--- config.mk ---
export PLATFORM = sky130hd
export DESIGN_NAME = Mips_Processor
export DESIGN_NICKNAME = Mips_Processor
export VERILOG_FILES = /design/flow/design.v
export SDC_FILE = /design/flow/constraint.sdc
export NUM_CORES = 4
export LEC_CHECK = 0
export ABC_AREA = 1
export CAP_MARGIN = 5
export CORE_MARGIN = 2
export CORE_UTILIZATION = 72
export CTS_CLUSTER_SIZE = 10
export HOLD_SLACK_MARGIN = 0.29
export PLACE_DENSITY = 0.38
export SETUP_SLACK_MARGIN = 3.08
export SLEW_MARGIN = 20
export TNS_END_PERCENT = 10
--- constraint.sdc ---
create_clock -name core_clock -period 10.3 [get_ports {clk}]
set_input_delay 2.0600 -clock core_clock [delete_from_list [all_inputs] [get_ports {clk}]]
set_output_delay 2.0600 -clock core_clock [all_outputs]
set_load 0.01 [all_outputs]
--- design.v ---
module Mips_Processor (
    input             clk,
    input             rst,
    output     [15:0] mem_addr,
    output            mem_wr,
    output     [15:0] mem_wdata,
    input      [15:0] mem_rdata,
    output reg        wb_we,
    output reg [3:0]  wb_rd,
    output reg [15:0] wb_data
);
    localparam OP_ADD  = 4'd0,  OP_ADDM = 4'd1,  OP_SUB = 4'd2,  OP_ADDI = 4'd3;
    localparam OP_MUL  = 4'd4,  OP_AND  = 4'd5,  OP_SHL = 4'd6,  OP_LW   = 4'd7;
    localparam OP_LWI  = 4'd8,  OP_SW   = 4'd9,  OP_SWI = 4'd10, OP_CLR  = 4'd11;
    localparam OP_LI   = 4'd12, OP_CMP  = 4'd13, OP_BNE = 4'd14, OP_J    = 4'd15;
    reg  [15:0] pc;
    reg         ifid_valid;
    reg  [15:0] ifid_instr, ifid_pcp2;
    reg         idex_valid;
    reg  [3:0]  idex_op, idex_r1, idex_r2;
    reg  [15:0] idex_v1, idex_v2, idex_imm;
    reg         exmem_valid;
    reg  [3:0]  exmem_op, exmem_rd;
    reg  [15:0] exmem_res, exmem_s;
    reg         exmem_phase;
    reg  [15:0] sr, hi, lo;
    reg  [15:0] rf [0:15];
    function writes_reg(input [3:0] op);
        writes_reg = (op == OP_ADD) || (op == OP_ADDM) || (op == OP_SUB) || (op == OP_ADDI) ||
                     (op == OP_AND) || (op == OP_SHL) || (op == OP_LW) || (op == OP_LWI) ||
                     (op == OP_CLR) || (op == OP_LI);
    endfunction
    function uses_ba(input [3:0] op);
        uses_ba = (op == OP_ADDM) || (op == OP_LW) || (op == OP_LWI) || (op == OP_SW) || (op == OP_SWI);
    endfunction
    function uses_mem(input [3:0] op);
        uses_mem = uses_ba(op);
    endfunction
    function is_load(input [3:0] op);
        is_load = (op == OP_ADDM) || (op == OP_LW) || (op == OP_LWI);
    endfunction
    function b_is_reg(input [3:0] op);
        b_is_reg = (op == OP_ADD) || (op == OP_SUB) || (op == OP_MUL) || (op == OP_AND) || (op == OP_CMP);
    endfunction
    function b_shifted(input [3:0] op);
        b_shifted = (op == OP_ADDM) || (op == OP_LW) || (op == OP_LI);
    endfunction
    function real_rd(input [3:0] r);
        real_rd = (r != 4'd0) && (r != 4'd9) && (r != 4'd12) && (r != 4'd13);
    endfunction
    wire mem_port   = exmem_valid && uses_mem(exmem_op);
    wire two_phase  = (exmem_op == OP_LWI) || (exmem_op == OP_SWI);
    wire stall_mem  = exmem_valid && two_phase && !exmem_phase;
    wire [15:0] data_addr = exmem_res;
    assign mem_addr  = mem_port ? data_addr : pc;
    assign mem_wr    = exmem_valid && ((exmem_op == OP_SW) || (exmem_op == OP_SWI && exmem_phase));
    assign mem_wdata = exmem_s;
    reg [15:0] mem_result;
    always @* begin
        case (exmem_op)
            OP_ADDM:       mem_result = exmem_s + mem_rdata;
            OP_LW, OP_LWI: mem_result = mem_rdata;
            default:       mem_result = exmem_res;
        endcase
    end
    wire mem_we       = exmem_valid && writes_reg(exmem_op) && !stall_mem;
    wire mem_fwd_ok   = exmem_valid && writes_reg(exmem_op) && !is_load(exmem_op) && real_rd(exmem_rd);
    wire wb_real      = wb_we && real_rd(wb_rd);
    function [15:0] fwd(input [3:0] r, input [15:0] v);
        if (mem_fwd_ok && exmem_rd == r)
            fwd = exmem_res;
        else if (wb_real && wb_rd == r)
            fwd = wb_data;
        else
            fwd = v;
    endfunction
    wire [15:0] f1 = fwd(idex_r1, idex_v1);
    wire [15:0] f2 = fwd(idex_r2, idex_v2);
    wire [15:0] ex_a = uses_ba(idex_op) ? f2 : f1;
    wire [15:0] ex_b = b_is_reg(idex_op) ? f2 : idex_imm;
    wire [16:0] ex_diff = {1'b0, ex_a} + {1'b0, ~ex_b} + 17'd1;
    wire        ex_eq   = (ex_a == ex_b);
    wire [31:0] ex_prod = ex_a * ex_b;
    wire [15:0] ex_shl  = (ex_b[15:4] != 12'd0) ? 16'd0 : (ex_a << ex_b[3:0]);
    reg [15:0] ex_res;
    always @* begin
        case (idex_op)
            OP_SUB:  ex_res = ex_diff[15:0];
            OP_AND:  ex_res = ex_a & ex_b;
            OP_SHL:  ex_res = ex_shl;
            OP_CLR:  ex_res = 16'd0;
            OP_LI:   ex_res = ex_b;
            default: ex_res = ex_a + ex_b;
        endcase
    end
    wire [15:0] ex_sr = {ex_eq, ex_diff[15], ex_diff[16],
                         (ex_a[15] != ex_b[15]) && (ex_diff[15] != ex_a[15]), 12'd0};
    wire [3:0]  id_op = ifid_instr[15:12];
    wire [3:0]  id_r1 = ifid_instr[11:8];
    wire [3:0]  id_r2 = uses_ba(id_op) ? 4'd10 : ifid_instr[7:4];
    wire [15:0] id_sx = {{8{ifid_instr[7]}}, ifid_instr[7:0]};
    wire [15:0] id_imm = b_shifted(id_op) ? {id_sx[14:0], 1'b0} : id_sx;
    function [15:0] rd_reg(input [3:0] r);
        if (r == 4'd0)
            rd_reg = 16'd0;
        else if (r == 4'd9)
            rd_reg = sr;
        else if (r == 4'd12)
            rd_reg = hi;
        else if (r == 4'd13)
            rd_reg = lo;
        else if (wb_real && wb_rd == r)
            rd_reg = wb_data;
        else
            rd_reg = rf[r];
    endfunction
    wire id_reads1 = ifid_valid && (id_op != OP_LI) && (id_op != OP_CLR) && (id_op != OP_BNE) &&
                     (id_op != OP_J) && (!uses_ba(id_op) || id_op == OP_ADDM || id_op == OP_SW || id_op == OP_SWI);
    wire id_reads2 = ifid_valid && (b_is_reg(id_op) || uses_ba(id_op));
    wire ex_load   = idex_valid && writes_reg(idex_op) && is_load(idex_op);
    wire load_use  = ex_load && ((id_reads1 && id_r1 == idex_r1) || (id_reads2 && id_r2 == idex_r1));
    function spec_hit(input [3:0] r);
        spec_hit = idex_valid && (((idex_op == OP_CMP) && r == 4'd9) ||
                                  ((idex_op == OP_MUL) && (r == 4'd12 || r == 4'd13)));
    endfunction
    wire spec_use  = (id_reads1 && spec_hit(id_r1)) || (id_reads2 && spec_hit(id_r2));
    wire stall_id  = load_use || spec_use;
    wire id_go     = ifid_valid && !stall_mem && !stall_id;
    wire ex_cmp    = idex_valid && (idex_op == OP_CMP);
    wire br_taken  = ifid_valid && (id_op == OP_BNE) && (ex_cmp ? !ex_eq : !sr[15]);
    wire redirect  = id_go && (br_taken || id_op == OP_J);
    wire [15:0] br_target = ifid_pcp2 + {id_sx[14:0], 1'b0};
    wire [15:0] j_target  = {ifid_pcp2[15:13], ifid_instr[11:0], 1'b0};
    wire fetch    = !mem_port;                  
    wire if_hold  = stall_mem || (ifid_valid && stall_id);
    wire [15:0] pcp2 = pc + 16'd2;
    integer i;
    always @(posedge clk) begin
        if (rst) begin
            pc <= 16'd0;
            ifid_valid <= 1'b0;
            idex_valid <= 1'b0;
            exmem_valid <= 1'b0;
            exmem_phase <= 1'b0;
            wb_we <= 1'b0;
            sr <= 16'd0;
            hi <= 16'd0;
            lo <= 16'd0;
            for (i = 0; i < 16; i = i + 1)
                rf[i] <= 16'd0;
        end else begin
            if (wb_real)
                rf[wb_rd] <= wb_data;
            wb_we   <= mem_we;
            wb_rd   <= exmem_rd;
            wb_data <= mem_result;
            if (stall_mem) begin
                exmem_phase <= 1'b1;
                exmem_res   <= mem_rdata;
                idex_v1     <= f1;
                idex_v2     <= f2;
            end else begin
                exmem_valid <= idex_valid && (idex_op != OP_BNE) && (idex_op != OP_J);
                exmem_op    <= idex_op;
                exmem_rd    <= idex_r1;
                exmem_res   <= ex_res;
                exmem_s     <= f1;
                exmem_phase <= 1'b0;
                if (idex_valid && idex_op == OP_CMP)
                    sr <= ex_sr;
                if (idex_valid && idex_op == OP_MUL) begin
                    hi <= ex_prod[31:16];
                    lo <= ex_prod[15:0];
                end
                idex_valid <= id_go;
                idex_op    <= id_op;
                idex_r1    <= id_r1;
                idex_r2    <= id_r2;
                idex_v1    <= rd_reg(id_r1);
                idex_v2    <= rd_reg(id_r2);
                idex_imm   <= id_imm;
            end
            if (redirect) begin
                pc <= (id_op == OP_J) ? j_target : br_target;
                ifid_valid <= 1'b0;
            end else if (!if_hold) begin
                if (fetch) begin
                    pc <= pcp2;
                    ifid_valid <= 1'b1;
                    ifid_instr <= mem_rdata;
                    ifid_pcp2  <= pcp2;
                end else begin
                    ifid_valid <= 1'b0;
                end
            end
        end
    end
endmodule
--- run.sh ---
#!/bin/bash
# the make line also repeats each setting of config.mk as NAME=value (left out here)
make -C /OpenROAD-flow-scripts/flow DESIGN_CONFIG=/design/flow/config.mk WORK_HOME=/design/flow/orfs CLKGATE_MAP_FILE= finish
==> impl_metrics.env, run 1 <==
# physical design summary
export IMPL_critPathMaxStageDelay_ns=0.52
export IMPL_max_freq_mhz=137
export IMPL_synth_seq_share=0.362
export IMPL_ys_top_cells_by_count="nand2_1, inv_1, nor2_1"
export IMPL_fin_worst_skew_ns=0.0665
export IMPL_synth_cells=4537
export IMPL_holdPathEnd="ifid_pcp2[0]$_DFFE_PP_"
export IMPL_hold_ws_ns=0.450
export IMPL_worstPathArrival_ns=7.87
export IMPL_edf_count=401
export IMPL_worst_pin_slew_ns=1.27
export IMPL_cp_required_ns=10.84
export IMPL_holdPathStages=0
export IMPL_path_class="reg -> reg"
export IMPL_vias_per_cell=6.92
export IMPL_synth_chip_area_um2=36700
export IMPL_slew_headroom=0.150
export IMPL_numCtsBuffers=53
export IMPL_cp_max_fo=11
export IMPL_grt_max_degree=104
export IMPL_crit_family="adder cells"
export IMPL_ctsHtreeMaxLevel=2
export IMPL_cts_tree="yes"
export IMPL_die_width_um=230
export IMPL_fin_nets=5083
export IMPL_ys_sh_simple=0.219
export IMPL_fp_util=0.731
export IMPL_synth_xor_area_share=0.0193
export IMPL_synthFlopType="edfxtp_1"
export IMPL_mux_area_frac=0.000819
export IMPL_async_reset_ff_frac=0
export IMPL_areaGrowthSynthToFinish_pct=13.2
export IMPL_grt_total_usage=0.508
export IMPL_firstDrtPassIters=22
export IMPL_finalCritPeriodShare=0.711
export IMPL_worstRegToRegCells=34
export IMPL_cts_root_buf="clkbuf_16"
export IMPL_hpwlAfterDp_mm=90.9
export IMPL_yosysMostFrequentCell="nand2_1"
export IMPL_grt_setup_unrepaired="yes"
export IMPL_startpoint_type="flip-flop"
export IMPL_antenna_found_initial=7
export IMPL_worstReg2RegEnd="hi[10]$_SDFFE_PP0P_"
export IMPL_cts_hold_buf=0
export IMPL_layout_min_cycle_time_ns=7.32
export IMPL_drc_errors=0
export IMPL_io_pins=72
export IMPL_ys_cells=4537
export IMPL_fp_dieArea_um2=52800
export IMPL_wl_per_cell_um=26.0
export IMPL_crit_top_cell="inv_1"
export IMPL_yosys_warnings=1
export IMPL_maxCapViolations=0
export IMPL_final_antenna_net_count=0
export IMPL_grt_pass1_vias=34100
export IMPL_routed_wl_mm=141
export IMPL_outcome="timing/DRC/antenna clean"
export IMPL_crit_end="hi[10]$_SDFFE_PP0P_"
export IMPL_reg2reg_slack_ns=2.98
export IMPL_drt_iter0_drc=8085
export IMPL_grt_pass1_wl_mm=201
export IMPL_die_y_um=230
export IMPL_totalNegativeSetupSlack_ns=0
export IMPL_hold_start="pc[0]$_SDFFE_PP0P_"
export IMPL_clock_latency_late_pin_ns=0.66
export IMPL_synth_distinct_cells=68
export IMPL_syn_cell_area_um2=36700
export IMPL_r2r_start="wb_rd[3]$_DFFE_PN_"
export IMPL_ys_sh_adder=0.165
export IMPL_core_area_um2=50200
export IMPL_setup_viol=0
export IMPL_synth_flops=462
export IMPL_hold_path_class="reg -> reg"
export IMPL_overflow=0
export IMPL_crit_slowest_cell="fa_1"
export IMPL_via_count=37500
export IMPL_yosys_area_top_type="edfxtp_1"
export IMPL_cts_sinks=462
export IMPL_fp_row_count=82
export IMPL_warning_count=52
export IMPL_cp_depth=34
export IMPL_slew_viol_final=0
export IMPL_ys_sh_aoi=0.144
export IMPL_setup_worst_path_start="wb_rd[3]$_DFFE_PN_"
export IMPL_io_buffers=71
export IMPL_crit_buf_inv=9
export IMPL_place_congestion=1.04
export IMPL_crit_path_end_kind="flip-flop"
export IMPL_clockBufferDepth=3
export IMPL_logic_family="simple AND/OR/NAND/NOR gates"
export IMPL_synthTopCellsByArea="edfxtp_1, fa_1, nand2_1"
export IMPL_cts_clk_slew_worst_paths_ns=0.06
export IMPL_syn_mean_instance_area_um2=8.08
export IMPL_top_cell_area_share=0.328
export IMPL_finalHoldViolCount=0
## stage by stage
step                instance area, um^2   util  setup slack, ns  std cells
detailed placement                37700  0.752             1.88       5150
global route                      41500  0.828             2.74       5417
global placement                  37700  0.752             2.04       5150
finish                            41500  0.828             2.98       5419
CTS                               40300  0.804             3.05       5336
floorplan                         36900      -             3.29       4600
## final cells by class
class,count,area [um^2]
clock buffers,95,1510
flip-flops and latches,462,13300
inverters,595,2340
diodes,2,5.00
fillers,3047,8640
repair inverters,1,7.51
multi-input cells,3321,21100
well taps,672,841
repair buffers,266,2390
clock inverters,5,67.6
## repair_timing
action | 4_1_cts | 5_1_grt
pin swaps | 22 | 51
endpoints found under the hold margin | 0 | 0
endpoints found under the setup margin | 23 | 19
resized | 93 | 128
buffers inserted | 80 | 75
cloned | 6 | 6
## per-layer routing
metal  GRT usage  vias to the layer above  share of wire
met5     0.00460                        -        0.00042
met4       0.279                        6          0.083
met3       0.212                     1101           0.20
met2       0.726                     4086           0.40
met1       0.656                    16900           0.32
li1            -                    15400              -
==> run 2, diff against run 1 <==
ABC_AREA = unset   (was 1)
CAP_MARGIN = 20   (was 5)
CTS_CLUSTER_SIZE = unset   (was 10)
HOLD_SLACK_MARGIN = unset   (was 0.29)
PLACE_DENSITY = 0.67   (was 0.38)
SETUP_SLACK_MARGIN = unset   (was 3.08)
TNS_END_PERCENT = unset   (was 10)
clock period = 8.8 ns   (was 10.3 ns; I/O delays follow)
==> run 2 against run 1 <==
Still clean on timing, DRC and antenna. First-iteration DRC count down 14%. Fmax down 15%. Flip-flop count unchanged. Worst hold slack improved by 0.028 ns. Synthesized cell count down 19%. Core utilization fell by 1.5 points. Area after synthesis decreased by 0.58%. Wire length grew 0.71%. Largest cell class unchanged.
==> impl_metrics.env, run 2 <==
# physical design summary
export IMPL_timing_final_ws_setup_ns=0.173
export IMPL_placed_area_um2=38700
export IMPL_cts_clk_slew_worst_paths_ns=0.06
export IMPL_flop_area_um2=13300
export IMPL_place_congestion=1.04
export IMPL_ys_sh_simple=0.164
export IMPL_cts_sinks=462
export IMPL_cp_depth=31
export IMPL_warning_count=45
export IMPL_hold_start="lo[1]$_SDFFE_PP0P_"
export IMPL_synth_flops=462
export IMPL_areaGrowthSynthToFinish_pct=11.6
export IMPL_synth_chip_area_um2=36500
export IMPL_crit_path_end_kind="flip-flop"
export IMPL_cts_root_buf="clkbuf_16"
export IMPL_async_reset_ff_frac=0
export IMPL_setup_viol=0
export IMPL_grt_max_degree=81
export IMPL_final_area_um2=40700
export IMPL_hold_ws_ns=0.478
export IMPL_drc_errors=0
export IMPL_cts_tree="yes"
export IMPL_crit_top_cell="fa_1"
export IMPL_core_area_um2=50100
export IMPL_crit_slowest_cell="or4b_4"
export IMPL_fin_worst_skew_ns=0.111
export IMPL_grt_total_usage=0.541
export IMPL_drt_iter0_drc=6985
export IMPL_fp_util=0.728
export IMPL_grt_pass1_vias=34000
export IMPL_die_width_um=229
export IMPL_syn_cell_area_um2=36500
export IMPL_synth_distinct_cells=88
export IMPL_finalHoldViolCount=0
export IMPL_hpwlAfterDp_mm=95.4
export IMPL_io_buffers=71
export IMPL_ys_cells=3664
export IMPL_use_met1=0.640
export IMPL_setup_worst_path_start="exmem_op[3]$_DFFE_PP_"
export IMPL_ys_top_cells_by_count="nand2_1, edfxtp_1, nor2_1"
export IMPL_yosysMostFrequentCell="nand2_1"
export IMPL_ys_sh_aoi=0.136
export IMPL_syn_mean_instance_area_um2=9.95
export IMPL_synth_cells=3664
export IMPL_cp_required_ns=9.38
export IMPL_critPathMaxStageDelay_ns=0.57
export IMPL_maxCapViolations=0
export IMPL_max_freq_mhz=116
export IMPL_clockBufferDepth=3
export IMPL_fillers=2824
export IMPL_hold_path_class="reg -> reg"
export IMPL_io_pins=72
export IMPL_yosys_area_top_type="edfxtp_1"
export IMPL_routed_wl_mm=142
export IMPL_slew_viol_final=0
export IMPL_worstReg2RegEnd="hi[15]$_SDFFE_PP0P_"
export IMPL_vias_per_cell=7.58
export IMPL_crit_family="adder cells"
export IMPL_fp_row_count=82
export IMPL_holdPathStages=2
export IMPL_ctsHtreeMaxLevel=2
export IMPL_grt_pass1_wl_mm=210
export IMPL_numCtsBuffers=48
export IMPL_slew_headroom=0.178
export IMPL_fp_dieArea_um2=52500
export IMPL_layout_min_cycle_time_ns=8.63
export IMPL_place_ws_ns=-0.0424
export IMPL_holdPathEnd="lo[1]$_SDFFE_PP0P_"
export IMPL_crit_buf_inv=8
export IMPL_grtUsageMet2=0.779
export IMPL_crit_end="hi[15]$_SDFFE_PP0P_"
export IMPL_clock_latency_late_pin_ns=0.68
export IMPL_worst_pin_slew_ns=1.22
export IMPL_worstPathArrival_ns=9.21
export IMPL_path_class="reg -> reg"
export IMPL_mux_area_frac=0.0851
export IMPL_edf_count=401
export IMPL_synthTopCellsByArea="edfxtp_1, fa_1, ha_1"
export IMPL_overflow=0
export IMPL_synthFlopType="edfxtp_1"
export IMPL_worstRegToRegCells=31
export IMPL_die_y_um=229
export IMPL_firstDrtPassIters=10
export IMPL_r2r_start="exmem_op[3]$_DFFE_PP_"
export IMPL_top_cell_area_share=0.330
export IMPL_comb_area_um2=21700
export IMPL_logic_family="adder cells"
export IMPL_cp_max_fo=25
export IMPL_antenna_found_initial=12
export IMPL_via_count=34200
export IMPL_met3_usage=0.217
export IMPL_startpoint_type="flip-flop"
export IMPL_outcome="timing/DRC/antenna clean"
export IMPL_reg2reg_slack_ns=0.17
export IMPL_utilization=0.812
export IMPL_finalCritPeriodShare=0.980
export IMPL_ys_sh_adder=0.166
export IMPL_wl_per_cell_um=31.5
export IMPL_fin_nets=4168
export IMPL_final_antenna_net_count=0
export IMPL_busiest_layer="met2"
export IMPL_synth_seq_share=0.364
export IMPL_synth_xor_area_share=0.0282
export IMPL_yosys_warnings=1
run 2: routing by layer:
metal,vias up,routed length (um)
met5,-,13
met3,1317,24300
met1,15700,42900
met2,3893,58900
met4,2,16000
li1,13200,-
run 2: cell type report:
class,instances,area share
Clock inverter,24,0.00695
Tap cell,672,0.0207
Sequential cell,462,0.326
Inverter,302,0.0281
Clock buffer,66,0.0319
Antenna cell,8,0.000492
Timing Repair Buffer,249,0.0528
Multi-Input combinational cell,2722,0.533
run 2: per-stage QoR:
stage	instances	setup TNS (ns)
after floorplan	3727	0
after global placement	4390	0
after detailed placement	4391	-0.0673
after CTS	4481	0
after global routing	4497	-0.101
final	4505	0
run 2: what timing repair did:
| action | CTS | global route |
|---|---|---|
| setup endpoints to repair | 2 | 10 |
| pin swaps | 0 | 3 |
| setup buffers | 0 | 14 |
| resized | 2 | 41 |
| hold buffers | 0 | 0 |
| gates cloned | 0 | 1 |
==> run 3, diff against run 2 <==
ABC_AREA = 1   (was unset)
CORE_UTILIZATION = 62   (was 72)
PLACE_DENSITY = 0.6   (was 0.67)
clock period = 5.89 ns   (was 8.8 ns; I/O delays follow)
==> run 3 against run 2 <==
The layout now fails its checks (negative setup slack). Final cell count is 31% higher. Fmax is 20% higher. Cell area is 13% higher. Critical path depth is 3 higher. Core utilization is 3.3 points lower.
==> impl_metrics.env, run 3 <==
# physical design summary
export IMPL_layout_min_cycle_time_ns=7.19
export IMPL_worstPathArrival_ns=7.70
export IMPL_drc_errors=0
export IMPL_via_count=37100
export IMPL_ys_top_cells_by_count="nand2_1, inv_1, nor2_1"
export IMPL_holdPathStages=0
export IMPL_io_buffers=71
export IMPL_mux_area_frac=0.000819
export IMPL_outcome="finished with violations"
export IMPL_cts_sinks=462
export IMPL_crit_family="adder cells"
export IMPL_synth_cells=4537
export IMPL_cts_root_buf="clkbuf_16"
export IMPL_timing_final_ws_setup_ns=-1.30
export IMPL_finalCritPeriodShare=1.22
export IMPL_areaGrowthSynthToFinish_pct=25.0
export IMPL_setup_worst_path_start="exmem_op[1]$_DFFE_PP_"
export IMPL_crit_end="hi[13]$_SDFFE_PP0P_"
export IMPL_hold_start="pc[0]$_SDFFE_PP0P_"
export IMPL_slew_headroom=0.221
export IMPL_reg2reg_slack_ns=-1.30
export IMPL_ctsHtreeMaxLevel=2
export IMPL_top_cell_area_share=0.328
export IMPL_fp_dieArea_um2=61100
export IMPL_worst_pin_slew_ns=1.17
export IMPL_synth_seq_share=0.362
export IMPL_grt_pass1_vias=34600
export IMPL_fin_worst_skew_ns=0.0393
export IMPL_synthTopCellsByArea="edfxtp_1, fa_1, nand2_1"
export IMPL_hold_path_class="reg -> reg"
export IMPL_antenna_found_initial=3
export IMPL_cts_tree="yes"
export IMPL_grt_setup_unrepaired="yes"
export IMPL_crit_slowest_cell="fa_1"
export IMPL_synth_flops=462
export IMPL_ys_cells=4537
export IMPL_synth_xor_area_share=0.0193
export IMPL_slew_viol_final=0
export IMPL_hpwlAfterDp_mm=102
export IMPL_totalNegativeSetupSlack_ns=-24.29
export IMPL_overflow=0
export IMPL_final_antenna_net_count=0
export IMPL_cts_clk_slew_worst_paths_ns=0.06
export IMPL_numCtsBuffers=50
export IMPL_yosysMostFrequentCell="nand2_1"
export IMPL_max_freq_mhz=139
export IMPL_grt_max_degree=74
export IMPL_ys_sh_aoi=0.144
export IMPL_crit_buf_inv=8
export IMPL_syn_mean_instance_area_um2=8.08
export IMPL_die_y_um=247
export IMPL_fp_util=0.624
export IMPL_crit_top_cell="fa_1"
export IMPL_worstReg2RegEnd="hi[13]$_SDFFE_PP0P_"
export IMPL_cp_depth=34
export IMPL_io_pins=72
export IMPL_synthFlopType="edfxtp_1"
export IMPL_die_width_um=247
export IMPL_clockBufferDepth=3
export IMPL_synth_chip_area_um2=36700
export IMPL_grt_total_usage=0.461
export IMPL_core_area_um2=58800
export IMPL_grt_pass1_wl_mm=208
export IMPL_syn_cell_area_um2=36700
export IMPL_crit_path_end_kind="flip-flop"
export IMPL_path_class="reg -> reg"
export IMPL_drt_iter0_drc=6043
export IMPL_place_congestion=1.04
export IMPL_edf_count=401
export IMPL_async_reset_ff_frac=0
export IMPL_setup_viol=24
export IMPL_placed_area_um2=41300
export IMPL_warning_count=48
export IMPL_holdPathEnd="ifid_pcp2[0]$_DFFE_PP_"
export IMPL_startpoint_type="flip-flop"
export IMPL_synth_distinct_cells=68
export IMPL_clock_latency_late_pin_ns=0.63
export IMPL_worstRegToRegCells=34
export IMPL_cts_hold_buf=0
export IMPL_vias_per_cell=6.30
export IMPL_routed_wl_mm=144
export IMPL_wl_per_cell_um=24.5
export IMPL_r2r_start="exmem_op[1]$_DFFE_PP_"
export IMPL_finalHoldViolCount=0
export IMPL_cp_max_fo=9
export IMPL_fp_row_count=89
export IMPL_critPathMaxStageDelay_ns=0.61
export IMPL_yosys_area_top_type="edfxtp_1"
export IMPL_ys_sh_simple=0.219
export IMPL_logic_family="simple AND/OR/NAND/NOR gates"
export IMPL_ys_sh_adder=0.165
export IMPL_maxCapViolations=0
export IMPL_place_ws_ns=-1.21
export IMPL_cp_required_ns=6.40
export IMPL_final_area_um2=45800
export IMPL_firstDrtPassIters=7
export IMPL_yosys_warnings=1
export IMPL_so_faults="negative setup slack"
export IMPL_fin_nets=5457
export IMPL_fillers=4201
[run 3: final cells by class]
type / count / area [um^2] / share of cell area
Timing Repair Buffer: 651 / 5680 / 0.124
Inverter: 595 / 2290 / 0.0501
Clock buffer: 72 / 1390 / 0.0304
Antenna cell: 2 / 5.00 / 0.000109
Multi-Input combinational cell: 3313 / 22000 / 0.479
Tap cell: 773 / 967 / 0.0211
Timing Repair inverter: 1 / 11.3 / 0.000246
Sequential cell: 462 / 13300 / 0.290
Clock inverter: 22 / 251 / 0.00549
[run 3: metrics by stage]
stage	util	hold slack, ns	cells
floorplan	-	0.408	4600
global placement	0.702	0.412	5651
detailed placement	0.702	0.423	5651
CTS	0.759	0.434	5823
global route	0.779	0.452	5889
finish	0.779	0.435	5891
[run 3: per-layer routing]
metal  part of all wire  vias up  track usage
met4              0.062        6        0.217
met1               0.34    17300        0.602
met3               0.16      626        0.149
met2               0.43     3062        0.695
met5            0.00083        -       0.0114
li1                   -    16100            -
[run 3: timing repair]
item	4_1_cts	5_1_grt
setup endpoints to repair	26	26
cloned	5	0
buffers inserted	75	67
pin swaps	85	111
resized	266	180
==> run 4, diff against run 3 <==
ABC_AREA = unset   (was 1)
CAP_MARGIN = 25   (was 20)
CELL_PAD_IN_SITES_DETAIL_PLACEMENT = 1   (was unset)
CORE_UTILIZATION = 40   (was 62)
CTS_CLUSTER_DIAMETER = 130   (was unset)
PLACE_DENSITY = unset   (was 0.6)
PLACE_DENSITY_LB_ADDON = 0.22   (was unset)
SETUP_SLACK_MARGIN = 0.76   (was unset)
clock period = 11.0 ns   (was 5.89 ns; I/O delays follow)
==> run 4 against run 3 <==
The run now finishes clean. Critical endpoint is now hi[15]$_SDFFE_PP0P_. Register-to-register slack gained 2.5 ns. Global-route usage shrank 16 points.
==> impl_metrics.env, run 4 <==
# physical design summary
export IMPL_outcome="timing/DRC/antenna clean"
export IMPL_fp_dieArea_um2=93600
export IMPL_cp_max_fo=27
export IMPL_fin_nets=4107
export IMPL_cts_root_buf="clkbuf_16"
export IMPL_edf_count=401
export IMPL_firstDrtPassIters=5
export IMPL_hold_ws_ns=0.490
export IMPL_mux_area_frac=0.0851
export IMPL_reg2reg_slack_ns=1.18
export IMPL_warning_count=43
export IMPL_ctsHtreeMaxLevel=2
export IMPL_finalCritPeriodShare=0.893
export IMPL_cts_hold_buf=0
export IMPL_startpoint_type="flip-flop"
export IMPL_worstPathArrival_ns=10.25
export IMPL_crit_slowest_cell="o211a_1"
export IMPL_worstReg2RegEnd="hi[15]$_SDFFE_PP0P_"
export IMPL_grt_total_usage=0.297
export IMPL_cp_required_ns=11.43
export IMPL_hold_path_class="reg -> reg"
export IMPL_clockBufferDepth=3
export IMPL_synth_xor_area_share=0.0282
export IMPL_yosys_warnings=1
export IMPL_slew_viol_final=0
export IMPL_synth_seq_share=0.364
export IMPL_crit_family="AND-OR/OR-AND gates"
export IMPL_yosys_area_top_type="edfxtp_1"
export IMPL_areaGrowthSynthToFinish_pct=11.7
export IMPL_place_congestion=0.958
export IMPL_ys_top_cells_by_count="nand2_1, edfxtp_1, nor2_1"
export IMPL_ys_sh_adder=0.166
export IMPL_path_class="reg -> reg"
export IMPL_routed_wl_mm=140
export IMPL_flop_area_um2=13300
export IMPL_wl_per_cell_um=28.4
export IMPL_max_freq_mhz=102
export IMPL_holdPathEnd="lo[2]$_SDFFE_PP0P_"
export IMPL_maxCapViolations=0
export IMPL_worst_pin_slew_ns=1.14
export IMPL_fp_util=0.404
export IMPL_drt_iter0_drc=3462
export IMPL_fp_row_count=110
export IMPL_antenna_found_initial=4
export IMPL_slew_headroom=0.220
export IMPL_vias_per_cell=6.18
export IMPL_ys_cells=3664
export IMPL_synthFlopType="edfxtp_1"
export IMPL_synthTopCellsByArea="edfxtp_1, fa_1, ha_1"
export IMPL_clock_latency_late_pin_ns=0.64
export IMPL_holdPathStages=2
export IMPL_crit_path_end_kind="flip-flop"
export IMPL_cts_sinks=462
export IMPL_synth_flops=462
export IMPL_r2r_start="wb_rd[3]$_DFFE_PN_"
export IMPL_syn_cell_area_um2=36500
export IMPL_crit_end="hi[15]$_SDFFE_PP0P_"
export IMPL_setup_worst_path_start="wb_rd[3]$_DFFE_PN_"
export IMPL_syn_mean_instance_area_um2=9.95
export IMPL_finalHoldViolCount=0
export IMPL_critPathMaxStageDelay_ns=0.79
export IMPL_comb_area_um2=21600
export IMPL_synth_chip_area_um2=36500
export IMPL_synth_distinct_cells=88
export IMPL_via_count=30500
export IMPL_crit_buf_inv=5
export IMPL_drc_errors=0
export IMPL_top_cell_area_share=0.330
export IMPL_grt_pass1_wl_mm=207
export IMPL_fillers=10000
export IMPL_hold_start="lo[2]$_SDFFE_PP0P_"
export IMPL_grt_max_degree=65
export IMPL_logic_family="adder cells"
export IMPL_final_antenna_net_count=0
export IMPL_io_buffers=71
export IMPL_grt_setup_unrepaired="no"
export IMPL_overflow=0
export IMPL_ys_sh_aoi=0.136
export IMPL_cp_depth=29
export IMPL_yosysMostFrequentCell="nand2_1"
export IMPL_cts_clk_slew_worst_paths_ns=0.06
export IMPL_core_area_um2=90100
export IMPL_n_antenna_cell=0
export IMPL_synth_cells=3664
export IMPL_async_reset_ff_frac=0
export IMPL_fin_worst_skew_ns=0.0527
export IMPL_crit_top_cell="fa_1"
export IMPL_worstRegToRegCells=29
export IMPL_hpwlAfterDp_mm=100
export IMPL_die_y_um=306
export IMPL_die_width_um=306
export IMPL_totalNegativeSetupSlack_ns=0
export IMPL_numCtsBuffers=51
export IMPL_ys_sh_simple=0.164
export IMPL_layout_min_cycle_time_ns=9.82
export IMPL_io_pins=72
export IMPL_grt_pass1_vias=31200
export IMPL_setup_viol=0
export IMPL_cts_tree="yes"
[run 4: stage by stage]
stage          area [um^2]  worst slack [ns]  utilization  cells
5_1_grt              40700             0.758        0.452   4943
3_3_place_gp         38800              1.17        0.430   4827
6_report             40700              1.18        0.452   4943
4_1_cts              40500             0.883        0.449   4923
2_1_floorplan        36700              2.24            -   3727
3_5_place_dp         38800             0.885        0.430   4827
[run 4: what timing repair did]
| action | CTS | global route |
|---|---|---|
| gates resized | 0 | 9 |
| setup buffers | 0 | 20 |
| setup endpoints to repair | 0 | 8 |
[run 4: layer usage]
metal	global-route usage	share of wire
met1	0.400	0.41
met2	0.474	0.46
met3	0.0518	0.090
met4	0.120	0.048
met5	0	0.00026
[run 4: final cells by class]
class,count,share of cell area
multi-input combinational,2722,0.529
sequential,462,0.326
timing repair buffer,185,0.0391
tap,1176,0.0361
clock buffer,62,0.0331
inverter,302,0.0281
clock inverter,34,0.00863
==> run 5, diff against run 4 <==
CAP_MARGIN = 20   (was 25)
CELL_PAD_IN_SITES_DETAIL_PLACEMENT = unset   (was 1)
CORE_UTILIZATION = 72   (was 40)
CTS_CLUSTER_DIAMETER = unset   (was 130)
CTS_CLUSTER_SIZE = 50   (was unset)
MAX_ROUTING_LAYER = met4   (was unset)
PLACE_DENSITY = 0.66   (was unset)
PLACE_DENSITY_LB_ADDON = unset   (was 0.22)
SETUP_SLACK_MARGIN = unset   (was 0.76)
clock period = 7.53 ns   (was 11.0 ns; I/O delays follow)
==> run 5 against run 4 <==
The run now fails in global routing. Area after synthesis unchanged. Synthesized cell count unchanged. Die size fell by 44%.
==> impl_metrics.env, run 5 <==
# physical design summary
export IMPL_top_cell_area_share=0.330
export IMPL_synth_xor_area_share=0.0282
export IMPL_ys_top_cells_by_count="nand2_1, edfxtp_1, nor2_1"
export IMPL_synth_flops=462
export IMPL_async_reset_ff_frac=0
export IMPL_outcome="stopped before the end"
export IMPL_mux_area_frac=0.0851
export IMPL_placed_area_um2=40800
export IMPL_synth_distinct_cells=88
export IMPL_synth_chip_area_um2=36500
export IMPL_ys_sh_simple=0.164
export IMPL_place_congestion=1.11
export IMPL_fp_dieArea_um2=52500
export IMPL_syn_cell_area_um2=36500
export IMPL_core_area_um2=50100
export IMPL_synthFlopType="edfxtp_1"
export IMPL_yosys_warnings=1
export IMPL_clockBufferDepth=3
export IMPL_die_width_um=229
export IMPL_ctsHtreeMaxLevel=2
export IMPL_edf_count=401
export IMPL_fp_row_count=82
export IMPL_ys_sh_aoi=0.136
export IMPL_yosysMostFrequentCell="nand2_1"
export IMPL_cts_sinks=462
export IMPL_haltStage="global routing"
export IMPL_place_ws_ns=-0.916
export IMPL_yosys_area_top_type="edfxtp_1"
export IMPL_dp_cells=4617
export IMPL_numCtsBuffers=47
export IMPL_io_pins=72
export IMPL_fp_util=0.728
export IMPL_synthTopCellsByArea="edfxtp_1, fa_1, ha_1"
export IMPL_ys_sh_adder=0.166
export IMPL_hpwlAfterDp_mm=99.2
export IMPL_syn_mean_instance_area_um2=9.95
export IMPL_ys_cells=3664
export IMPL_io_buffers=71
export IMPL_die_y_um=229
export IMPL_synth_cells=3664
export IMPL_cts_hold_buf=0
export IMPL_cts_root_buf="clkbuf_16"
export IMPL_synth_seq_share=0.364
export IMPL_logic_family="adder cells"
run 5: through the flow:
| step | hold WS, ns | utilization |
|---|---|---|
| after CTS | 0.476 | 0.868 |
| after detailed placement | 0.451 | 0.814 |
| after global placement | 0.440 | 0.814 |
| after floorplan | 0.424 | - |
run 5: what timing repair did:
item | CTS
gates cloned | 4
setup endpoints to repair | 22
hold endpoints to repair | 0
gates resized | 141
pin swaps | 67
buffers inserted | 49
==> run 6, diff against run 5 <==
CELL_PAD_IN_SITES_GLOBAL_PLACEMENT = 2   (was unset)
CORE_UTILIZATION = 40   (was 72)
CTS_CLUSTER_DIAMETER = 394   (was unset)
CTS_CLUSTER_SIZE = 18   (was 50)
MAX_ROUTING_LAYER = unset   (was met4)
PLACE_DENSITY = unset   (was 0.66)
PLACE_DENSITY_LB_ADDON = 0.12   (was unset)
clock period = 11.0 ns   (was 7.53 ns; I/O delays follow)
==> run 6 against run 5 <==
Now clean on timing, DRC and antenna. Die size increased by 78%. Synthesized cell count unchanged. Area after synthesis unchanged.
==> impl_metrics.env, run 6 <==
# physical design summary
export IMPL_outcome="timing/DRC/antenna clean"
export IMPL_startpoint_type="flip-flop"
export IMPL_wl_per_cell_um=29.5
export IMPL_hpwlAfterDp_mm=105
export IMPL_finalHoldViolCount=0
export IMPL_synth_xor_area_share=0.0282
export IMPL_n_antenna_cell=0
export IMPL_syn_mean_instance_area_um2=9.95
export IMPL_areaGrowthSynthToFinish_pct=9.17
export IMPL_crit_slowest_cell="or4b_1"
export IMPL_fin_worst_skew_ns=0.0234
export IMPL_cts_resized=0
export IMPL_core_area_um2=90100
export IMPL_async_reset_ff_frac=0
export IMPL_die_y_um=306
export IMPL_fp_row_count=110
export IMPL_cts_hold_buf=0
export IMPL_comb_area_um2=21600
export IMPL_setup_worst_path_start="exmem_op[2]$_DFFE_PP_"
export IMPL_synthFlopType="edfxtp_1"
export IMPL_overflow=0
export IMPL_top_cell_area_share=0.330
export IMPL_grt_pass1_vias=29600
export IMPL_synth_seq_share=0.364
export IMPL_synth_distinct_cells=88
export IMPL_io_buffers=71
export IMPL_yosysMostFrequentCell="nand2_1"
export IMPL_worstPathArrival_ns=10.92
export IMPL_mux_area_frac=0.0851
export IMPL_cts_root_buf="clkbuf_16"
export IMPL_synthTopCellsByArea="edfxtp_1, fa_1, ha_1"
export IMPL_grt_total_usage=0.306
export IMPL_vias_per_cell=6.08
export IMPL_ys_sh_adder=0.166
export IMPL_dr_wl_met3_mm=10.4
export IMPL_slew_viol_final=0
export IMPL_edf_count=401
export IMPL_worst_pin_slew_ns=1.22
export IMPL_fp_util=0.404
export IMPL_via_count=29800
export IMPL_fillers=8539
export IMPL_ys_cells=3664
export IMPL_fp_dieArea_um2=93600
export IMPL_dr_wl_met2_mm=65.7
export IMPL_grt_max_degree=99
export IMPL_critPathMaxStageDelay_ns=0.87
export IMPL_reg2reg_slack_ns=0.64
export IMPL_die_width_um=306
export IMPL_post_cts_buffers=0
export IMPL_final_area_um2=39800
export IMPL_grt_pass1_wl_mm=209
export IMPL_cp_max_fo=24
export IMPL_routed_top_layer="met5"
export IMPL_finalCritPeriodShare=0.942
export IMPL_hold_path_class="reg -> reg"
export IMPL_totalNegativeSetupSlack_ns=0
export IMPL_syn_cell_area_um2=36500
export IMPL_crit_path_end_kind="flip-flop"
export IMPL_maxCapViolations=0
export IMPL_ys_sh_simple=0.164
export IMPL_logic_family="adder cells"
export IMPL_firstDrtPassIters=6
export IMPL_cp_required_ns=11.56
export IMPL_setup_viol=0
export IMPL_holdPathStages=2
export IMPL_io_pins=72
export IMPL_synth_cells=3664
export IMPL_cts_tree="yes"
export IMPL_crit_end="hi[15]$_SDFFE_PP0P_"
export IMPL_crit_buf_inv=6
export IMPL_warning_count=43
export IMPL_clock_latency_late_pin_ns=0.64
export IMPL_slew_headroom=0.184
export IMPL_cp_depth=29
export IMPL_crit_family="adder cells"
export IMPL_antenna_found_initial=5
export IMPL_drc_errors=0
export IMPL_ys_top_cells_by_count="nand2_1, edfxtp_1, nor2_1"
export IMPL_synth_flops=462
export IMPL_worstReg2RegEnd="hi[15]$_SDFFE_PP0P_"
export IMPL_wl_met1_mm=62.5
export IMPL_placed_area_um2=38900
export IMPL_yosys_warnings=1
export IMPL_place_congestion=0.935
export IMPL_path_class="reg -> reg"
export IMPL_clockBufferDepth=3
export IMPL_holdPathEnd="lo[2]$_SDFFE_PP0P_"
export IMPL_max_freq_mhz=96.5
export IMPL_synth_chip_area_um2=36500
export IMPL_numCtsBuffers=29
export IMPL_cts_clk_slew_worst_paths_ns=0.09
export IMPL_layout_min_cycle_time_ns=10.36
export IMPL_yosys_area_top_type="edfxtp_1"
export IMPL_ys_sh_aoi=0.136
export IMPL_drt_iter0_drc=3299
export IMPL_crit_top_cell="fa_1"
export IMPL_worstRegToRegCells=29
export IMPL_r2r_start="exmem_op[2]$_DFFE_PP_"
export IMPL_flop_area_um2=13300
export IMPL_routed_wl_mm=144
export IMPL_cts_sinks=462
export IMPL_hold_start="lo[2]$_SDFFE_PP0P_"
export IMPL_final_antenna_net_count=0
export IMPL_fin_nets=4077
export IMPL_ctsHtreeMaxLevel=1
export IMPL_grt_setup_unrepaired="no"
run 6: routing by layer:
metal | GRT usage | vias up
met5 | 0 | -
met4 | 0.105 | 2
met3 | 0.0368 | 238
met2 | 0.487 | 1425
met1 | 0.432 | 15100
li1 | - | 13000
run 6: per-stage QoR:
step	utilization	setup WS (ns)	hold slack [ns]	instances
floorplan	-	2.24	0.424	3727
global placement	0.432	0.974	0.456	4839
detailed placement	0.432	0.786	0.463	4839
CTS	0.441	0.767	0.477	4893
global route	0.441	0.116	0.525	4893
finish	0.441	0.638	0.479	4893
run 6: final cells by class:
type                            count  area share
Sequential cell                   462       0.333
Inverter                          302      0.0285
Clock buffer                       52      0.0204
Tap cell                         1176      0.0370
Multi-Input combinational cell   2722       0.542
Timing Repair Buffer              177      0.0382
Clock inverter                      2    0.000723
==> run 7, diff against run 6 <==
CAP_MARGIN = 15   (was 20)
CELL_PAD_IN_SITES_GLOBAL_PLACEMENT = 3   (was 2)
CORE_ASPECT_RATIO = 1.93   (was unset)
CORE_MARGIN = 9   (was 2)
CTS_CLUSTER_DIAMETER = unset   (was 394)
CTS_CLUSTER_SIZE = unset   (was 18)
GPL_ROUTABILITY_DRIVEN = 0   (was unset)
GPL_TIMING_DRIVEN = 0   (was unset)
MAX_ROUTING_LAYER = met4   (was unset)
PLACE_DENSITY = 0.44   (was unset)
PLACE_DENSITY_LB_ADDON = unset   (was 0.12)
==> run 7 against run 6 <==
Wire length up 31%. Flip-flop count unchanged. Worst hold slack worse by 0.048 ns. Core utilization up 1.3 points. Still clean on timing, DRC and antenna. First-iteration DRC count up 5.1%. Global-route usage up 6.5 points. Area after synthesis unchanged. Cell area up 3.0%. Non-clock buffer count up 151.
==> impl_metrics.env, run 7 <==
# physical design summary
export IMPL_outcome="timing/DRC/antenna clean"
export IMPL_yosysMostFrequentCell="nand2_1"
export IMPL_synth_chip_area_um2=36500
export IMPL_cts_tree="yes"
export IMPL_synth_xor_area_share=0.0282
export IMPL_logic_family="adder cells"
export IMPL_setup_viol=0
export IMPL_crit_family="adder cells"
export IMPL_synth_distinct_cells=88
export IMPL_cp_depth=34
export IMPL_synth_seq_share=0.364
export IMPL_path_class="reg -> reg"
export IMPL_cp_required_ns=11.52
export IMPL_yosys_warnings=1
export IMPL_overflow=0
export IMPL_hold_ws_ns=0.430
export IMPL_numCtsBuffers=46
export IMPL_critPathMaxStageDelay_ns=0.67
export IMPL_io_buffers=71
export IMPL_core_area_um2=90200
export IMPL_max_freq_mhz=94.3
export IMPL_hpwlAfterDp_mm=149
export IMPL_cp_max_fo=10
export IMPL_drc_errors=0
export IMPL_grt_setup_unrepaired="no"
export IMPL_cts_hold_buf=0
export IMPL_r2r_start="exmem_op[1]$_DFFE_PP_"
export IMPL_synth_cells=3664
export IMPL_routed_wl_mm=189
export IMPL_cts_sinks=462
export IMPL_hold_path_class="reg -> reg"
export IMPL_warning_count=45
export IMPL_holdPathStages=0
export IMPL_worst_pin_slew_ns=1.35
export IMPL_crit_end="hi[15]$_SDFFE_PP0P_"
export IMPL_fp_row_count=153
export IMPL_finalCritPeriodShare=0.964
export IMPL_ys_sh_aoi=0.136
export IMPL_cts_root_buf="clkbuf_16"
export IMPL_top_cell_area_share=0.330
export IMPL_clockBufferDepth=3
export IMPL_io_pins=72
export IMPL_syn_cell_area_um2=36500
export IMPL_crit_slowest_cell="fa_1"
export IMPL_layout_min_cycle_time_ns=10.61
export IMPL_worstRegToRegCells=34
export IMPL_final_area_um2=41000
export IMPL_crit_path_end_kind="flip-flop"
export IMPL_die_y_um=437
export IMPL_final_antenna_net_count=0
export IMPL_worstReg2RegEnd="hi[15]$_SDFFE_PP0P_"
export IMPL_fp_util=0.404
export IMPL_yosys_area_top_type="edfxtp_1"
export IMPL_grt_pass1_vias=33000
export IMPL_wl_per_cell_um=37.2
export IMPL_place_ws_ns=-0.175
export IMPL_slew_viol_final=0
export IMPL_ys_sh_simple=0.164
export IMPL_cts_clk_slew_worst_paths_ns=0.07
export IMPL_via_count=31800
export IMPL_hold_start="idex_r1[0]$_DFFE_PP_"
export IMPL_edf_count=401
export IMPL_drt_iter0_drc=3466
export IMPL_placed_area_um2=39200
export IMPL_crit_buf_inv=11
export IMPL_grt_total_usage=0.371
export IMPL_finalHoldViolCount=0
export IMPL_timing_final_ws_setup_ns=0.393
export IMPL_fp_dieArea_um2=103000
export IMPL_ctsHtreeMaxLevel=2
export IMPL_areaGrowthSynthToFinish_pct=12.5
export IMPL_setup_worst_path_start="exmem_op[1]$_DFFE_PP_"
export IMPL_crit_top_cell="fa_1"
export IMPL_holdPathEnd="exmem_rd[0]$_DFFE_PP_"
export IMPL_startpoint_type="flip-flop"
export IMPL_vias_per_cell=6.26
export IMPL_grt_pass1_wl_mm=259
export IMPL_synthFlopType="edfxtp_1"
export IMPL_worstPathArrival_ns=11.13
export IMPL_synthTopCellsByArea="edfxtp_1, fa_1, ha_1"
export IMPL_ys_cells=3664
export IMPL_reg2reg_slack_ns=0.39
export IMPL_ys_sh_adder=0.166
export IMPL_synth_flops=462
export IMPL_die_width_um=235
export IMPL_fin_nets=4245
export IMPL_maxCapViolations=0
export IMPL_ys_top_cells_by_count="nand2_1, edfxtp_1, nor2_1"
export IMPL_clock_latency_late_pin_ns=0.64
export IMPL_firstDrtPassIters=5
export IMPL_antenna_found_initial=21
export IMPL_grt_max_degree=48
export IMPL_syn_mean_instance_area_um2=9.95
export IMPL_mux_area_frac=0.0851
export IMPL_async_reset_ff_frac=0
export IMPL_fin_worst_skew_ns=0.0355
export IMPL_slew_headroom=0.0980
[run 7: per-layer routing]
layer	track usage	vias up	share of wire
li1	-	13400	-
met1	0.319	15700	0.30
met2	0.647	1804	0.51
met3	0.0634	834	0.058
met4	0.406	0	0.14
met5	-	-	0
[run 7: timing repair]
item                                    4_1_cts  5_1_grt
gates resized                                 8       15
pin swaps                                     0        2
buffers inserted                              0        5
hold endpoints to repair                      0        0
endpoints found under the setup margin        3        6
[run 7: layout make-up]
cell class | instances | area [um^2]
buffer | 237 | 956
clock buffer | 55 | 1220
multi-input combinational | 2722 | 21600
inverter | 302 | 1140
antenna | 12 | 30.0
clock inverter | 30 | 417
timing repair buffer | 91 | 957
fill | 8728 | 49200
tap | 1162 | 1450
sequential | 462 | 13300
[run 7: metrics by stage]
stage	instances	utilization	TNS [ns]
after detailed placement	4972	0.434	-0.207
final	5073	0.455	0
after floorplan	3727	-	0
after global placement	4960	0.431	-30.17
after global routing	5073	0.455	0
after CTS	5057	0.453	0
==> run 8, diff against run 7 <==
ABC_AREA = 1   (was unset)
CAP_MARGIN = 5   (was 15)
CELL_PAD_IN_SITES_GLOBAL_PLACEMENT = unset   (was 3)
CORE_ASPECT_RATIO = 0.5   (was 1.93)
CORE_MARGIN = 2   (was 9)
CORE_UTILIZATION = 72   (was 40)
CTS_CLUSTER_SIZE = 10   (was unset)
GPL_ROUTABILITY_DRIVEN = unset   (was 0)
GPL_TIMING_DRIVEN = unset   (was 0)
MAX_ROUTING_LAYER = unset   (was met4)
PLACE_DENSITY = 0.38   (was 0.44)
SETUP_SLACK_MARGIN = 3.08   (was unset)
TNS_END_PERCENT = 10   (was unset)
clock period = 10.3 ns   (was 11.0 ns; I/O delays follow)
==> run 8 against run 7 <==
Highest routed layer is now met5. Flip-flop count is the same. Critical path type unchanged. Largest cell class unchanged. Worst setup slack gained 2.5 ns. Wire length fell by 21%. Area after synthesis rose by 0.58%. Still clean on timing, DRC and antenna. Register-to-register slack improved by 2.5 ns. Global-route usage up 17 points.
==> impl_metrics.env, run 8 <==
# physical design summary
export IMPL_synth_chip_area_um2=36700
export IMPL_grt_setup_unrepaired="yes"
export IMPL_cts_root_buf="clkbuf_16"
export IMPL_via_count=38300
export IMPL_setup_worst_path_start="exmem_rd[0]$_DFFE_PP_"
export IMPL_drc_errors=0
export IMPL_hpwlAfterDp_mm=97.4
export IMPL_finalHoldViolCount=0
export IMPL_yosys_warnings=1
export IMPL_synth_distinct_cells=68
export IMPL_synth_seq_share=0.362
export IMPL_ys_sh_adder=0.165
export IMPL_io_buffers=71
export IMPL_busiest_layer="met2"
export IMPL_worstPathArrival_ns=7.93
export IMPL_hold_start="pc[0]$_SDFFE_PP0P_"
export IMPL_crit_family="adder cells"
export IMPL_place_congestion=1.10
export IMPL_core_area_um2=50300
export IMPL_synthFlopType="edfxtp_1"
export IMPL_reg2reg_slack_ns=2.88
export IMPL_syn_mean_instance_area_um2=8.08
export IMPL_top_cell_area_share=0.328
export IMPL_path_class="reg -> reg"
export IMPL_syn_cell_area_um2=36700
export IMPL_yosys_area_top_type="edfxtp_1"
export IMPL_fp_row_count=58
export IMPL_routed_wl_mm=149
export IMPL_use_met1=0.659
export IMPL_synth_cells=4537
export IMPL_finalCritPeriodShare=0.720
export IMPL_setup_viol=0
export IMPL_antenna_found_initial=6
export IMPL_synth_xor_area_share=0.0193
export IMPL_clockBufferDepth=3
export IMPL_layout_min_cycle_time_ns=7.42
export IMPL_startpoint_type="flip-flop"
export IMPL_ys_sh_aoi=0.144
export IMPL_worstReg2RegEnd="hi[8]$_SDFFE_PP0P_"
export IMPL_async_reset_ff_frac=0
export IMPL_grtUsageMet2=0.781
export IMPL_ys_top_cells_by_count="nand2_1, inv_1, nor2_1"
export IMPL_io_pins=72
export IMPL_slew_headroom=0.117
export IMPL_wl_per_cell_um=27.3
export IMPL_die_y_um=164
export IMPL_fin_worst_skew_ns=0.0378
export IMPL_crit_path_end_kind="flip-flop"
export IMPL_totalNegativeSetupSlack_ns=0
export IMPL_synth_flops=462
export IMPL_maxCapViolations=0
export IMPL_cts_clk_slew_worst_paths_ns=0.07
export IMPL_drt_iter0_drc=8756
export IMPL_cts_hold_buf=0
export IMPL_r2r_start="exmem_rd[0]$_DFFE_PP_"
export IMPL_final_antenna_net_count=0
export IMPL_numCtsBuffers=52
export IMPL_cp_max_fo=7
export IMPL_grt_total_usage=0.544
export IMPL_fp_util=0.729
export IMPL_crit_slowest_cell="fa_1"
export IMPL_hold_path_class="reg -> reg"
export IMPL_ctsHtreeMaxLevel=2
export IMPL_max_freq_mhz=135
export IMPL_overflow=0
export IMPL_vias_per_cell=7.01
export IMPL_clock_latency_late_pin_ns=0.64
export IMPL_ys_cells=4537
export IMPL_warning_count=47
export IMPL_worstRegToRegCells=35
export IMPL_synthTopCellsByArea="edfxtp_1, fa_1, nand2_1"
export IMPL_logic_family="simple AND/OR/NAND/NOR gates"
export IMPL_areaGrowthSynthToFinish_pct=14.6
export IMPL_mux_area_frac=0.000819
export IMPL_cp_depth=35
export IMPL_grt_pass1_wl_mm=212
export IMPL_cts_sinks=462
export IMPL_grt_pass1_vias=35200
export IMPL_slew_viol_final=0
export IMPL_crit_top_cell="inv_1"
export IMPL_fin_nets=5107
export IMPL_met3_usage=0.235
export IMPL_yosysMostFrequentCell="nand2_1"
export IMPL_grt_max_degree=85
export IMPL_holdPathStages=0
export IMPL_edf_count=401
export IMPL_critPathMaxStageDelay_ns=0.56
export IMPL_crit_buf_inv=9
export IMPL_cp_required_ns=10.81
export IMPL_crit_end="hi[8]$_SDFFE_PP0P_"
export IMPL_cts_tree="yes"
export IMPL_worst_pin_slew_ns=1.32
export IMPL_fillers=2985
export IMPL_holdPathEnd="ifid_pcp2[0]$_DFFE_PP_"
export IMPL_firstDrtPassIters=20
export IMPL_ys_sh_simple=0.219
export IMPL_die_width_um=323
export IMPL_outcome="timing/DRC/antenna clean"
export IMPL_fp_dieArea_um2=52900
## run 8: routing by layer
metal	up-vias	wire length (um)
met5	-	13
li1	15400	-
met3	1375	27800
met4	2	16100
met2	4240	59000
met1	17300	46500
## run 8: layout make-up
type                            count  area [um^2]  share of cell area
Multi-Input combinational cell   3318        21300               0.507
Sequential cell                   462        13300               0.316
Timing Repair Buffer              293         2670              0.0634
Inverter                          595         2330              0.0554
Clock buffer                       95         1490              0.0355
Tap cell                          690          863              0.0205
Clock inverter                      3         68.8             0.00164
Timing Repair inverter              2         13.8            0.000327
Antenna cell                        5         12.5            0.000298
## run 8: timing repair
action	CTS	global route
setup buffers	93	89
resized	123	131
setup endpoints to repair	23	20
cloned	6	6
pin swaps	29	61
## run 8: metrics by stage
step / instances / utilization / cell area (um^2) / hold slack (ns) / setup slack (ns)
floorplan: 4600 / - / 36900 / 0.408 / 3.29
CTS: 5363 / 0.809 / 40700 / 0.450 / 3.04
global placement: 5166 / 0.750 / 37700 / 0.411 / 1.77
global route: 5458 / 0.836 / 42000 / 0.448 / 2.52
finish: 5463 / 0.836 / 42000 / 0.460 / 2.88
detailed placement: 5166 / 0.750 / 37700 / 0.454 / 1.61
==> run 9, diff against run 8 <==
ABC_AREA = 0   (was 1)
CAP_MARGIN = 20   (was 5)
CELL_PAD_IN_SITES_DETAIL_PLACEMENT = 2   (was unset)
CORE_ASPECT_RATIO = 0.61   (was 0.5)
CORE_UTILIZATION = 38   (was 72)
CTS_CLUSTER_DIAMETER = 302   (was unset)
CTS_CLUSTER_SIZE = unset   (was 10)
GPL_ROUTABILITY_DRIVEN = 0   (was unset)
MIN_ROUTING_LAYER = met1   (was unset)
PLACE_DENSITY = unset   (was 0.38)
PLACE_DENSITY_LB_ADDON = 0.11   (was unset)
SETUP_SLACK_MARGIN = unset   (was 3.08)
TNS_END_PERCENT = unset   (was 10)
clock period = 16.6 ns   (was 10.3 ns; I/O delays follow)
==> run 9 against run 8 <==
Core utilization decreased by 41 points. Worst setup slack improved by 3.0 ns. Via count decreased by 17%. Global-route usage decreased by 21 points. Die size increased by 86%. First-iteration DRC count decreased by 52%. Largest cell class unchanged. Sequential share of layout area increased by 1.2 points. Still clean. Wire length increased by 12%. Register-to-register slack improved by 3.0 ns.
==> impl_metrics.env, run 9 <==
# physical design summary
export IMPL_outcome="timing/DRC/antenna clean"
export IMPL_ys_cells=3664
export IMPL_crit_path_end_kind="flip-flop"
export IMPL_totalNegativeSetupSlack_ns=0
export IMPL_cts_clk_slew_worst_paths_ns=0.07
export IMPL_ys_sh_adder=0.166
export IMPL_crit_buf_inv=6
export IMPL_async_reset_ff_frac=0
export IMPL_synthTopCellsByArea="edfxtp_1, fa_1, ha_1"
export IMPL_yosys_warnings=1
export IMPL_numCtsBuffers=46
export IMPL_grt_pass1_vias=32800
export IMPL_cts_sinks=462
export IMPL_final_antenna_net_count=0
export IMPL_fp_dieArea_um2=98500
export IMPL_antenna_found_initial=13
export IMPL_fp_util=0.385
export IMPL_cp_depth=29
export IMPL_top_cell_area_share=0.330
export IMPL_synth_seq_share=0.364
export IMPL_logic_family="adder cells"
export IMPL_clock_latency_late_pin_ns=0.61
export IMPL_io_buffers=71
export IMPL_dp_cells=4917
export IMPL_finalCritPeriodShare=0.645
export IMPL_cp_required_ns=17.01
export IMPL_crit_family="adder cells"
export IMPL_drc_errors=0
export IMPL_warning_count=46
export IMPL_worstReg2RegEnd="hi[15]$_SDFFE_PP0P_"
export IMPL_fp_row_count=88
export IMPL_synth_xor_area_share=0.0282
export IMPL_grt_pass1_wl_mm=241
export IMPL_die_y_um=246
export IMPL_cts_root_buf="clkbuf_16"
export IMPL_path_class="reg -> reg"
export IMPL_worst_pin_slew_ns=1.19
export IMPL_yosysMostFrequentCell="nand2_1"
export IMPL_fillers=9975
export IMPL_overflow=0
export IMPL_post_cts_buffers=0
export IMPL_startpoint_type="flip-flop"
export IMPL_holdPathStages=2
export IMPL_areaGrowthSynthToFinish_pct=11.2
export IMPL_crit_slowest_cell="clkinv_1"
export IMPL_crit_end="hi[15]$_SDFFE_PP0P_"
export IMPL_grt_setup_unrepaired="no"
export IMPL_maxCapViolations=0
export IMPL_grt_max_degree=101
export IMPL_drt_iter0_drc=4229
export IMPL_wl_per_cell_um=33.5
export IMPL_holdPathEnd="lo[12]$_SDFFE_PP0P_"
export IMPL_clockBufferDepth=3
export IMPL_routed_wl_mm=168
export IMPL_cts_tree="yes"
export IMPL_die_width_um=401
export IMPL_fin_worst_skew_ns=0.0210
export IMPL_mux_area_frac=0.0851
export IMPL_r2r_start="exmem_op[0]$_DFFE_PP_"
export IMPL_edf_count=401
export IMPL_syn_cell_area_um2=36500
export IMPL_ctsHtreeMaxLevel=2
export IMPL_hold_path_class="reg -> reg"
export IMPL_fin_cells=5005
export IMPL_synth_distinct_cells=88
export IMPL_slew_viol_final=0
export IMPL_cts_resized=0
export IMPL_finalHoldViolCount=0
export IMPL_layout_min_cycle_time_ns=10.71
export IMPL_crit_top_cell="fa_1"
export IMPL_io_pins=72
export IMPL_hold_ws_ns=0.480
export IMPL_syn_mean_instance_area_um2=9.95
export IMPL_hpwlAfterDp_mm=124
export IMPL_synth_cells=3664
export IMPL_setup_worst_path_start="exmem_op[0]$_DFFE_PP_"
export IMPL_max_freq_mhz=93.4
export IMPL_ys_top_cells_by_count="nand2_1, edfxtp_1, nor2_1"
export IMPL_grt_total_usage=0.336
export IMPL_worstRegToRegCells=29
export IMPL_critPathMaxStageDelay_ns=0.78
export IMPL_synth_chip_area_um2=36500
export IMPL_vias_per_cell=6.36
export IMPL_via_count=31800
export IMPL_worstPathArrival_ns=11.12
export IMPL_yosys_area_top_type="edfxtp_1"
export IMPL_core_area_um2=94800
export IMPL_cts_hold_buf=0
export IMPL_synthFlopType="edfxtp_1"
export IMPL_reg2reg_slack_ns=5.89
export IMPL_slew_headroom=0.205
export IMPL_setup_viol=0
export IMPL_synth_flops=462
export IMPL_cp_max_fo=52
export IMPL_ys_sh_aoi=0.136
export IMPL_fin_nets=4089
export IMPL_hold_start="lo[12]$_SDFFE_PP0P_"
export IMPL_ys_sh_simple=0.164
export IMPL_firstDrtPassIters=5
run 9: stage by stage:
step	setup WS (ns)	area, um^2	utilization
floorplan	7.84	36700	-
global placement	6.70	39000	0.411
detailed placement	6.25	39000	0.411
CTS	6.16	40500	0.427
global route	5.56	40500	0.428
finish	5.89	40500	0.428
run 9: routing by layer:
metal | share of wire | track usage | vias up | wire (um)
li1 | - | - | 13100 | -
met1 | 0.44 | 0.501 | 16600 | 74500
met2 | 0.40 | 0.461 | 1898 | 66300
met3 | 0.14 | 0.118 | 257 | 22700
met4 | 0.023 | 0.0735 | 14 | 3900
met5 | 0.0016 | 0.00146 | - | 265
run 9: final cells by class:
| class | count | area [um^2] | area share |
|---|---|---|---|
| Antenna cell | 2 | 5.00 | 0.000123 |
| Clock buffer | 55 | 1210 | 0.0297 |
| Clock inverter | 30 | 307 | 0.00756 |
| Inverter | 302 | 1130 | 0.0280 |
| Multi-Input combinational cell | 2722 | 21600 | 0.532 |
| Sequential cell | 462 | 13300 | 0.327 |
| Tap cell | 1260 | 1580 | 0.0389 |
| Timing Repair Buffer | 172 | 1490 | 0.0367 |
